// tt_um_control_top
module tt_um_control_top #(
  parameter ADDRW = 24,
  parameter OPCODEW = 2,
  parameter REQ_QDEPTH = 4,
  parameter COMP_QDEPTH = 4
  ) (
    input  wire       ena,       
    input  wire       clk,       
    input  wire       rst_n,     
    input  wire [7:0] ui_in, 
    output wire [7:0] uo_out, 
    input  wire [7:0] uio_in,     
    output wire [7:0] uio_out, 
    output wire [7:0] uio_oe      
);
Settings: LEC_CHECK=0, ABC_AREA=1, CAP_MARGIN=0, CORE_ASPECT_RATIO=0.51, CORE_MARGIN=2, CORE_UTILIZATION=71, CTS_CLUSTER_DIAMETER=236, HOLD_SLACK_MARGIN=-0.08, PLACE_DENSITY_LB_ADDON=0.06, SETUP_SLACK_MARGIN=0.18, SLEW_MARGIN=20; clock period 4.7 ns.
run.sh (not shown) runs the stock make flow with config.mk's settings and CLKGATE_MAP_FILE=.
Next try:
==> flow/config.mk (replaced) <==
export PLATFORM = sky130hd
export DESIGN_NAME = tt_um_control_top
export DESIGN_NICKNAME = tt_um_control_top
export VERILOG_FILES = /design/flow/design.v
export SDC_FILE = /design/flow/constraint.sdc
export NUM_CORES = 4
export LEC_CHECK = 0
export ABC_AREA = 1
export CAP_MARGIN = 20
export CORE_ASPECT_RATIO = 0.51
export CORE_MARGIN = 2
export CORE_UTILIZATION = 51
export PLACE_DENSITY = 0.6
export SETUP_SLACK_MARGIN = 0.18
export SLEW_MARGIN = 20
==> flow/constraint.sdc (replaced) <==
create_clock -name core_clock -period 3.44 [get_ports {clk}]
set_input_delay 0.6880 -clock core_clock [delete_from_list [all_inputs] [get_ports {clk}]]
set_output_delay 0.6880 -clock core_clock [all_outputs]
set_load 0.01 [all_outputs]
After rerunning: The new run completed with no timing, DRC or antenna violations. Sequential cell count stays the same. Register-to-register slack degrades by 0.88 ns. Total power rises by 45%. Synthesized area does not change. Utilization falls by 19 points. Via count fell by about 3.5%. Setup slack gets worse by 0.26 ns.
Next try:
==> flow/config.mk (replaced) <==
export PLATFORM = sky130hd
export DESIGN_NAME = tt_um_control_top
export DESIGN_NICKNAME = tt_um_control_top
export VERILOG_FILES = /design/flow/design.v
export SDC_FILE = /design/flow/constraint.sdc
export NUM_CORES = 4
export LEC_CHECK = 0
export CAP_MARGIN = 20
export CORE_MARGIN = 2
export CORE_UTILIZATION = 8
export SLEW_MARGIN = 20
==> flow/constraint.sdc (replaced) <==
create_clock -name core_clock -period 14.7 [get_ports {clk}]
set_input_delay 2.9400 -clock core_clock [delete_from_list [all_inputs] [get_ports {clk}]]
set_output_delay 2.9400 -clock core_clock [all_outputs]
set_load 0.01 [all_outputs]
=> Clock-buffer cell count goes up by 26; worst setup slack gets better by 7.8 ns; cell count rises by 65%; utilization goes down by 48 points; synthesized area shrinks by 4.4%; synthesized cell count decreases by 36%; global-route usage came out lower by 26 points; wire length went down by 19%; combinational power decreases by 86%.
Next try:
--- a/flow/config.mk
+++ b/flow/config.mk
@@ -6,6 +6,8 @@
 export NUM_CORES = 4
 export LEC_CHECK = 0
+export ABC_AREA = 1
 export CAP_MARGIN = 20
 export CORE_MARGIN = 2
-export CORE_UTILIZATION = 8
+export CORE_UTILIZATION = 72
+export PLACE_DENSITY_LB_ADDON = 0.02
 export SLEW_MARGIN = 20
==> flow/constraint.sdc (replaced) <==
create_clock -name core_clock -period 5.48 [get_ports {clk}]
set_input_delay 1.0960 -clock core_clock [delete_from_list [all_inputs] [get_ports {clk}]]
set_output_delay 1.0960 -clock core_clock [all_outputs]
set_load 0.01 [all_outputs]
- sequential share of layout area climbs by 5.9 points
- hold slack gets better by 0.0033 ns
- clock skew drops by 0.0040 ns
- final cell count drops by 44%
- die size drops by 88%
- flip-flop count stays the same
- clock power climbs to 2.7 times its value
- critical path depth climbs by 2

Starting RTL as in the previous note.
Settings: LEC_CHECK=0, ABC_AREA=1, CAP_MARGIN=0, CORE_MARGIN=2, CORE_UTILIZATION=72, CTS_CLUSTER_DIAMETER=396, CTS_CLUSTER_SIZE=14, HOLD_SLACK_MARGIN=-0.09, PLACE_DENSITY_LB_ADDON=0.04, SETUP_SLACK_MARGIN=0.9, SLEW_MARGIN=40, TNS_END_PERCENT=5; clock period 3.33 ns.
The starting point finished with negative hold slack left.
Edit:
Settings changed: CAP_MARGIN 0 to 20, CORE_UTILIZATION 72 to 71, CTS_CLUSTER_DIAMETER 396 to unset, CTS_CLUSTER_SIZE 14 to unset, HOLD_SLACK_MARGIN -0.09 to unset, PLACE_DENSITY_LB_ADDON 0.04 to unset, SETUP_SLACK_MARGIN 0.9 to unset, SLEW_MARGIN 40 to 20, TNS_END_PERCENT 5 to unset.
Clock period 3.33 ns to 4.64 ns, I/O delays scaled along.
Result: This time the run completed without violations; wire length goes up by 1.4%; clock power is lower by 12%; area after synthesis does not change.
Edit:
Settings changed: ABC_AREA 1 to unset, CORE_ASPECT_RATIO set to 0.7, PLACE_DENSITY set to 0.37.
Clock period 4.64 ns to 9.82 ns, I/O delays scaled along.
Critical path depth fell by 1.
Setup slack gains 3.6 ns.
First-iteration DRC count decreases by roughly a tenth.
Sequential power went down by well over a third.
Routed wire length went down by roughly a tenth.
Flip-flop count does not change.
Register-to-register slack gets better by 4.7 ns.
Hold slack is better by 0.23 ns.
Total power goes down by well over a third.
Core utilization climbs by 0.83 points.
Edit:
Settings changed: CORE_ASPECT_RATIO 0.7 to unset, CORE_UTILIZATION 71 to 65, PLACE_DENSITY 0.37 to unset.
Clock period 9.82 ns to 4.49 ns, I/O delays scaled along.
Critical path depth goes down by 2.
Hold slack is worse by 0.19 ns.
Global-route usage goes down by 2.8 points.
Register-to-register slack is worse by 4.9 ns.
Combinational power goes up by 130%.
Cell count goes up by 2.0%.
First-iteration DRC count goes down by 15%.
Setup slack is worse by 3.8 ns.
Final area goes up by 0.88%.
Wire length goes up by 0.67%.
Edit:
Settings changed: CORE_UTILIZATION 65 to 40.
Clock period 4.49 ns to 5.86 ns, I/O delays scaled along.
After rerunning: Critical path depth rose by 2; power drops by 23%; hold slack gains 0.19 ns; utilization drops by 27 points.
Edit:
Settings changed: CORE_UTILIZATION 40 to 64.
Clock period 5.86 ns to 14.7 ns, I/O delays scaled along.
Result: The changed run completed with no timing, DRC or antenna violations; synthesized area does not change; register-to-register slack improved by 8.9 ns; final area fell by 1.0%; power is lower by 60%.

Setup of north:
Starting RTL as in the previous note.
export LEC_CHECK = 0
export ABC_AREA = 1
export CAP_MARGIN = 20
export CORE_MARGIN = 2
export CORE_UTILIZATION = 72
export CTS_CLUSTER_DIAMETER = 203
export PLACE_DENSITY_LB_ADDON = 0.02
export SETUP_SLACK_MARGIN = -0.46
export SLEW_MARGIN = 20
create_clock -name core_clock -period 4.72 [get_ports {clk}]
north reached the end of the flow, and the finished layout is clean on the timing, design-rule and antenna checks.
Inputs modified between north and south:
- a deleted SETUP_SLACK_MARGIN that had been -0.46
- a deleted PLACE_DENSITY_LB_ADDON that had been 0.02
- a deleted CTS_CLUSTER_DIAMETER that had been 203
- a deleted ABC_AREA that had been 1
- a change of CORE_UTILIZATION from 72 to 37
- a change of the clock period (ns, I/O delays scaled along) from 4.72 to 5.86
==> results <==
Compared with north, in south global-route usage decreased by 20 points relative to the old numbers, count of cell instances traversed by the critical path dropped 1, number of cells in the design after placement lower, share of synthesized area occupied by flip-flops and latches climbed 2.7 points, clock buffer count from CTS higher.
Against north, south comes in 10% lower on routed wire length.
south ends up with a sequential share of layout area that is 0.43 points higher than in north.
The estimated power of south ends up lower than the estimate for north.
south reports a lower routing usage on met2 than north does.
Diff north -> south | flip-flop and latch power | decrease of 28%
Relative to north, the via count of the routed design of south is lower by 7,151.
What east does differently from south at the input level:
- CORE_UTILIZATION now 56, was 37
- the clock period (ns, I/O delays scaled along) now 3.31, was 5.86
- Layout checks on east: not met. Flow itself completed; violations: negative setup slack.
- Relative to south, post-layout worst setup margin has decreased by 0.77 ns in east.
- On filler cell count in the final layout, the lower figure sits with east, not south.
- east: fraction of the cycle the final worst path needs 13 points above south
- In the metrics for south and east, the one carrying the lower pre-CTS setup slack is east.
- Logic gate fraction of the total cell area in east vs south: up 0.30 points
### east -> west
- putting CTS_CLUSTER_SIZE at 23 where nothing was set
- swapping 56 for 70 in CORE_UTILIZATION
- swapping 3.31 for 3.26 in the clock period (ns, I/O delays scaled along)
==> comparison <==
west finished every stage and its layout cleared the timing, design-rule and antenna checks.
Compared with east, west is hungrier on power.
[compare] base=east new=west: clock-buffer cell count shrank by 4; period utilization shrank by 1.2 points; minimum hold slack lost 0.22 ns.
east -> west: clock power increased by a few percent
In west, the die size came out about 20% below the value in east.
In terms of sequential cell area, east and west differ only marginally.
Summary — proportion of power drawn by flip-flops and latches, west relative to east: lower, by 0.3 points.
Comparing east and west, the higher layout net count is on east.
Comparing east and west, logic gate share of total power is lower on west.

tt_um_control_top again, from the RTL that the note above started with.
clock: 3.26 ns
lec_check: 0
abc_area: 1
cap_margin: 40
core_aspect_ratio: 0.9
core_margin: 2
core_utilization: 72
cts_cluster_size: 14
hold_slack_margin: 0.29
place_density_lb_addon: 0.03
setup_slack_margin: 0.83
slew_margin: 20
Then changed:
- CAP_MARGIN: 40 -> 0
- CORE_ASPECT_RATIO: 0.9 -> 0.99
- CTS_CLUSTER_DIAMETER: not set -> 360
- CTS_CLUSTER_SIZE: 14 -> 15
- HOLD_SLACK_MARGIN: 0.29 -> -0.09
- SETUP_SLACK_MARGIN: 0.83 -> 0.77
After rerunning: Sequential share of layout area climbs by 0.79 points; routed wire length drops slightly; maximum frequency climbs slightly; global-route usage drops by 0.42 points; first-iteration DRC count drops by a few percent; synthesized cell count does not change.
Then changed:
- CAP_MARGIN: 0 -> 20
- CORE_ASPECT_RATIO: 0.99 -> not set
- CTS_CLUSTER_DIAMETER: 360 -> 380
- HOLD_SLACK_MARGIN: -0.09 -> -0.1
- PLACE_DENSITY_LB_ADDON: 0.03 -> 0.04
- SETUP_SLACK_MARGIN: 0.77 -> 0.89
Result: Power goes down by 2.1%. Clock power stays flat. Core utilization went down by 0.40 points. Routed wire length is lower by about 4%. Worst setup slack gains 0.056 ns. Sequential cell count is unchanged. Register-to-register slack improves by 0.21 ns. Synthesized cell count stays the same. Non-clock buffer count came out lower by 17. Via count goes down by about 0.7%. Clock skew hardly moves.
No activity file was given, so power comes from the tool's default toggle rates.
